Design brain_m, start of the top module:
module brain_m(clk, rst, distance, mode, start, E, color, OE, shape);
	input clk, rst, mode, start, E;
	input [6:0] distance;
	output color, OE;
	output [4:0] shape;
	wire [99:0] W1;
	wire W2, W3, W8, W13, W14, 
		  W15, W16, W17, W18, W19, 
		  W20, W21, W22, W23, W24, 
		  W25, W26, W27, W28, W29, 
		  W30, W31;
	wire [6:0] W4, W5;
	wire [11:0] W6, W51, W52, W53, 
					W54, W55, W56, W57, 
					W58, W59, W60, W61, 
					W62, W63, W64, W65, 
					W66, W67, W68, W69, 
					W11, W12;
	wire [4:0] W7, W32, W33, W34, W35, 
				  W36, W37, W38, W39, W40, 
				  W41, W42, W43, W44, W45, 
				  W46, W47, W48, W49, W50, 
				  W9, W10;
	sensory_neuron s1(clk, rst, distance, 7'b0000010, start, W1[0]);
	sensory_neuron s2(clk, rst, distance, 7'b0000011, start, W1[1]);
	sensory_neuron s3(clk, rst, distance, 7'b0000100, start, W1[2]);
	sensory_neuron s4(clk, rst, distance, 7'b0000101, start, W1[3]);
	sensory_neuron s5(clk, rst, distance, 7'b0000110, start, W1[4]);
	sensory_neuron s6(clk, rst, distance, 7'b0000111, start, W1[5]);
	sensory_neuron s7(clk, rst, distance, 7'b0001000, start, W1[6]);
	sensory_neuron s8(clk, rst, distance, 7'b0001001, start, W1[7]);
	sensory_neuron s9(clk, rst, distance, 7'b0001010, start, W1[8]);
	sensory_neuron s10(clk, rst, distance, 7'b0001011, start, W1[9]);
	sensory_neuron s11(clk, rst, distance, 7'b0001100, start, W1[10]);
  ...
For scale: ~11000 cells after synthesis, roughly 2600 flip-flops, about 19 I/O pins, ~110000 um^2 of cells after synthesis.
Settings: LEC_CHECK=0, CAP_MARGIN=15, CELL_PAD_IN_SITES_GLOBAL_PLACEMENT=0, CORE_MARGIN=2, CORE_UTILIZATION=72, CTS_CLUSTER_DIAMETER=353, CTS_CLUSTER_SIZE=24, HOLD_SLACK_MARGIN=0.28, PLACE_DENSITY_LB_ADDON=0.01, SETUP_SLACK_MARGIN=-0.15, SLEW_MARGIN=5, TNS_END_PERCENT=20; clock period 3.67 ns.
run.sh (not shown) runs the stock make flow with config.mk's settings and CLKGATE_MAP_FILE=.
The starting point ran to the end with violations: setup timing.
Next try:
- CAP_MARGIN: 15 -> 20
- CTS_CLUSTER_DIAMETER: 353 -> 390
- CTS_CLUSTER_SIZE: 24 -> not set
- PLACE_DENSITY_LB_ADDON: 0.01 -> 0.0
- SETUP_SLACK_MARGIN: -0.15 -> 1.3
- SLEW_MARGIN: 5 -> 25
- TNS_END_PERCENT: 20 -> not set
- clock period: 3.67 -> 4.78 ns (I/O delays scaled with it)
Result:
- With this change the flow produced a clean layout
- design area is higher by about 4.6%
- first-iteration DRC count is higher by 9.4%
- total power is lower by about 2.7%
- worst setup slack is better by 0.64 ns
- hold slack is better by 0.0043 ns
- wire length is higher by about 8%
- critical path depth is higher by 1
- area after synthesis is unchanged
Next try:
- CELL_PAD_IN_SITES_GLOBAL_PLACEMENT: 0 -> not set
- CTS_CLUSTER_DIAMETER: 390 -> not set
- HOLD_SLACK_MARGIN: 0.28 -> not set
- PLACE_DENSITY_LB_ADDON: 0.0 -> not set
- SETUP_SLACK_MARGIN: 1.3 -> -0.24
- SLEW_MARGIN: 25 -> 20
- clock period: 4.78 -> 3.7 ns (I/O delays scaled with it)
The new run ran to the end with violations: setup timing.
Setup slack gets worse by 0.83 ns.
Non-clock buffer count climbs by 127.
Die area is unchanged.
Cell count climbs by 0.93%.
Core utilization climbs by 0.44 points.
Global-route usage climbs by 0.17 points.
Total power climbs by 28%.
Combinational power climbs by 30%.
Final area climbs by 0.55%.
Clock skew climbs by 0.016 ns.
Next try:
- CTS_CLUSTER_SIZE: not set -> 48
- PLACE_DENSITY_LB_ADDON: not set -> 0.0
- SETUP_SLACK_MARGIN: -0.24 -> 1.38
- clock period: 3.7 -> 4.79 ns (I/O delays scaled with it)
=>
- This time the run went through all stages and came out clean
- design area stays flat
- clock-buffer cell count grows by 6
- wire length grows by 0.60%
- total power shrinks by 22%
- die size is unchanged
Next try:
- CORE_UTILIZATION: 72 -> 40
- CTS_CLUSTER_SIZE: 48 -> not set
- PLACE_DENSITY: not set -> 0.6
- PLACE_DENSITY_LB_ADDON: 0.0 -> not set
- SETUP_SLACK_MARGIN: 1.38 -> not set
- clock period: 4.79 -> 9.74 ns (I/O delays scaled with it)
Routed wire length came out lower by a few percent.
Die size rose by well over a third.
Total power fell by well over a third.
Worst hold slack gets better by 0.10 ns.
Cell area is about the same.
Critical path depth fell by 1.
Synthesized area is unchanged.
Setup slack improves by 2.9 ns.
Utilization falls by 36 points.
Cell count came out higher by roughly a tenth.
Next try:
- CORE_UTILIZATION: 40 -> 34
- clock period: 9.74 -> 6.6 ns (I/O delays scaled with it)
Result: The changed run finished clean; utilization decreases by 6.5 points; final cell count goes up by 4.2%; power climbs by 47%; setup slack is worse by 2.2 ns; clock-buffer cell count goes down by 26.

brain_m again, from the RTL that the note above started with.
## brain_m
module brain_m(clk, rst, distance, mode, start, E, color, OE, shape);
export LEC_CHECK = 0
export CAP_MARGIN = 20
export CELL_PAD_IN_SITES_GLOBAL_PLACEMENT = 0
export CORE_MARGIN = 2
export CORE_UTILIZATION = 72
export CTS_CLUSTER_DIAMETER = 390
export PLACE_DENSITY_LB_ADDON = 0.0
export SETUP_SLACK_MARGIN = -0.26
export SLEW_MARGIN = 25
export TNS_END_PERCENT = 5
create_clock -name core_clock -period 3.71 [get_ports {clk}]
The baseline finished but fails on negative setup slack.
Rerun with:
- ABC_AREA: default -> 0
- CTS_CLUSTER_DIAMETER: 390 -> 54
- HOLD_SLACK_MARGIN: default -> 0.28
- PLACE_DENSITY: default -> 0.95
- PLACE_DENSITY_LB_ADDON: 0.0 -> default
- SETUP_SLACK_MARGIN: -0.26 -> 1.3
- TNS_END_PERCENT: 5 -> default
- clock period: 3.71 -> 5.26 ns (I/O delays scaled with it)
The changed run aborted during 5_1_grt with GRT-0232.
Synthesized area is unchanged.
Die size does not change.
Synthesized cell count is unchanged.
Rerun with:
- ABC_AREA: 0 -> default
- PLACE_DENSITY: 0.95 -> default
- PLACE_DENSITY_LB_ADDON: default -> 0.0
- clock period: 5.26 -> 4.42 ns (I/O delays scaled with it)
With this change the flow finished but failed the layout checks on max-capacitance violations, max-slew violations.
Die area is unchanged.
Synthesized cell count does not change.
Area after synthesis is unchanged.

== job 624 ==
Starting RTL as in the previous note.
clock: 6.06 ns
lec_check: 0
abc_area: 1
cap_margin: 20
cell_pad_in_sites_detail_placement: 2
cell_pad_in_sites_global_placement: 3
core_margin: 3
core_utilization: 54
cts_cluster_diameter: 184
gpl_routability_driven: 0
gpl_timing_driven: 0
max_routing_layer: met4
min_routing_layer: met2
setup_slack_margin: 0.06
slew_margin: 25
tns_end_percent: 10
The flow ended early for job 624: it failed with a tool error in global placement without I/O.
Modified inputs, job 9196 compared to job 624
Settings: changing CORE_MARGIN from 3 to 2; changing CTS_CLUSTER_DIAMETER from 184 to 54; removing MIN_ROUTING_LAYER (formerly met2); removing CELL_PAD_IN_SITES_DETAIL_PLACEMENT (formerly 2); removing GPL_TIMING_DRIVEN (formerly 0); setting HOLD_SLACK_MARGIN to 0.28 for the first time; changing CELL_PAD_IN_SITES_GLOBAL_PLACEMENT from 3 to 2; removing GPL_ROUTABILITY_DRIVEN (formerly 0); removing TNS_END_PERCENT (formerly 10); changing CORE_UTILIZATION from 54 to 26; changing the clock period (ns, I/O delays scaled along) from 6.06 to 5.54.
Job 9196 ran to completion and came out clean on the timing, DRC and antenna checks. Per the comparison of job 9196 with job 624, synthesized cell count now sits at about the same level; floorplan die width shows an increase of 190 microns; register share after synthesis barely changed. On die area: job 9196 sits above job 624. Diff job 624 -> job 9196: die extent in y rose by 43%, area of the placeable core rose by 210000 sq um. Re area figure in the yosys stat output: no difference whatsoever between job 9196 and job 624. Looking at floorplan core density across job 624 and job 9196, the one that comes out lower is job 9196. Job 9196 -> job 624: synthesized area delta 0, exact match. Number of core rows went up by more than a quarter going from job 624 to job 9196.
Input-level comparison between job 1387 and job 9196:
Settings: removing SETUP_SLACK_MARGIN (formerly 0.06); removing CELL_PAD_IN_SITES_GLOBAL_PLACEMENT (formerly 2); changing CORE_UTILIZATION from 26 to 63; removing CTS_CLUSTER_DIAMETER (formerly 54); removing HOLD_SLACK_MARGIN (formerly 0.28); removing ABC_AREA (formerly 1); changing SLEW_MARGIN from 25 to 20; removing MAX_ROUTING_LAYER (formerly met4); changing the clock period (ns, I/O delays scaled along) from 5.54 to 4.58.
==> results <==
Job 1387 finished all stages; layout check result: FAIL, due to antenna rules. Delta (job 1387 minus job 9196): final area decreased by 8900 sq um relative to the old numbers; sequential power share up 6.8 points; non-clock buffering overhead in the final layout went up 0.26 points. Where clock distribution power is concerned, job 9196 is outperformed by job 1387.
For job 3356, these inputs were changed with respect to job 1387:
Settings: CORE_UTILIZATION changed from 63 to 72; PLACE_DENSITY_LB_ADDON newly set to 0.01; the clock period (ns, I/O delays scaled along) changed from 4.58 to 4.02.
Results
Status job 3356: flow complete, layout not clean - setup timing. Non-clock buffer count went up by more than a quarter going from job 1387 to job 3356. Going from job 1387 to job 3356, total routed wirelength up 13000 microns; post-route standard cell area excluding fillers flat; combinational share of power up 0.4 points; layout overhead on the synthesized area flat.

Starting RTL as in the previous note.
export LEC_CHECK = 0
export ABC_AREA = 1
export CAP_MARGIN = 20
export CELL_PAD_IN_SITES_DETAIL_PLACEMENT = 2
export CELL_PAD_IN_SITES_GLOBAL_PLACEMENT = 3
export CORE_MARGIN = 3
export CORE_UTILIZATION = 55
export CTS_CLUSTER_DIAMETER = 54
export GPL_ROUTABILITY_DRIVEN = 0
export GPL_TIMING_DRIVEN = 0
export MAX_ROUTING_LAYER = met4
export MIN_ROUTING_LAYER = met2
export SETUP_SLACK_MARGIN = 0.06
export SLEW_MARGIN = 25
create_clock -name core_clock -period 4.41 [get_ports {clk}]
The baseline failed in global placement without I/O (GPL-0301).
Change:
==> flow/config.mk (replaced) <==
export PLATFORM = sky130hd
export DESIGN_NAME = brain_m
export DESIGN_NICKNAME = brain_m
export VERILOG_FILES = /design/flow/design.v
export SDC_FILE = /design/flow/constraint.sdc
export NUM_CORES = 4
export LEC_CHECK = 0
export CAP_MARGIN = 20
export CORE_MARGIN = 2
export CORE_UTILIZATION = 64
export SLEW_MARGIN = 20
==> flow/constraint.sdc (replaced) <==
create_clock -name core_clock -period 4.84 [get_ports {clk}]
set_input_delay 0.9680 -clock core_clock [delete_from_list [all_inputs] [get_ports {clk}]]
set_output_delay 0.9680 -clock core_clock [all_outputs]
set_load 0.01 [all_outputs]
Result: Now the flow completed with no timing, DRC or antenna violations; synthesized area is lower by 1.0%; die area is lower by 16%; synthesized cell count is lower by 17%.
Change:
--- a/flow/config.mk
+++ b/flow/config.mk
@@ -10 +10,2 @@
-export CORE_UTILIZATION = 64
+export CORE_UTILIZATION = 58
+export PLACE_DENSITY = 0.6
==> flow/constraint.sdc (replaced) <==
create_clock -name core_clock -period 4.05 [get_ports {clk}]
set_input_delay 0.8100 -clock core_clock [delete_from_list [all_inputs] [get_ports {clk}]]
set_output_delay 0.8100 -clock core_clock [all_outputs]
set_load 0.01 [all_outputs]
- The new run completed without violations
- power increases by 20%
- sequential cell count does not change
- cell count increases by about 2.4%
- core utilization decreases by 6.1 points
- clock-buffer cell count increases by 21
Change:
--- a/flow/config.mk
+++ b/flow/config.mk
@@ -10 +10 @@
-export CORE_UTILIZATION = 58
+export CORE_UTILIZATION = 40
==> flow/constraint.sdc (replaced) <==
create_clock -name core_clock -period 6.6 [get_ports {clk}]
set_input_delay 1.3200 -clock core_clock [delete_from_list [all_inputs] [get_ports {clk}]]
set_output_delay 1.3200 -clock core_clock [all_outputs]
set_load 0.01 [all_outputs]
Result: The new run completed without violations; design area hardly moves; non-clock buffer count went down by 168; clock-buffer cell count is lower by 18; die size is higher by well over a third; synthesized cell count does not change; setup slack gets better by 0.99 ns.
Power is estimated from default activity; no workload was simulated.
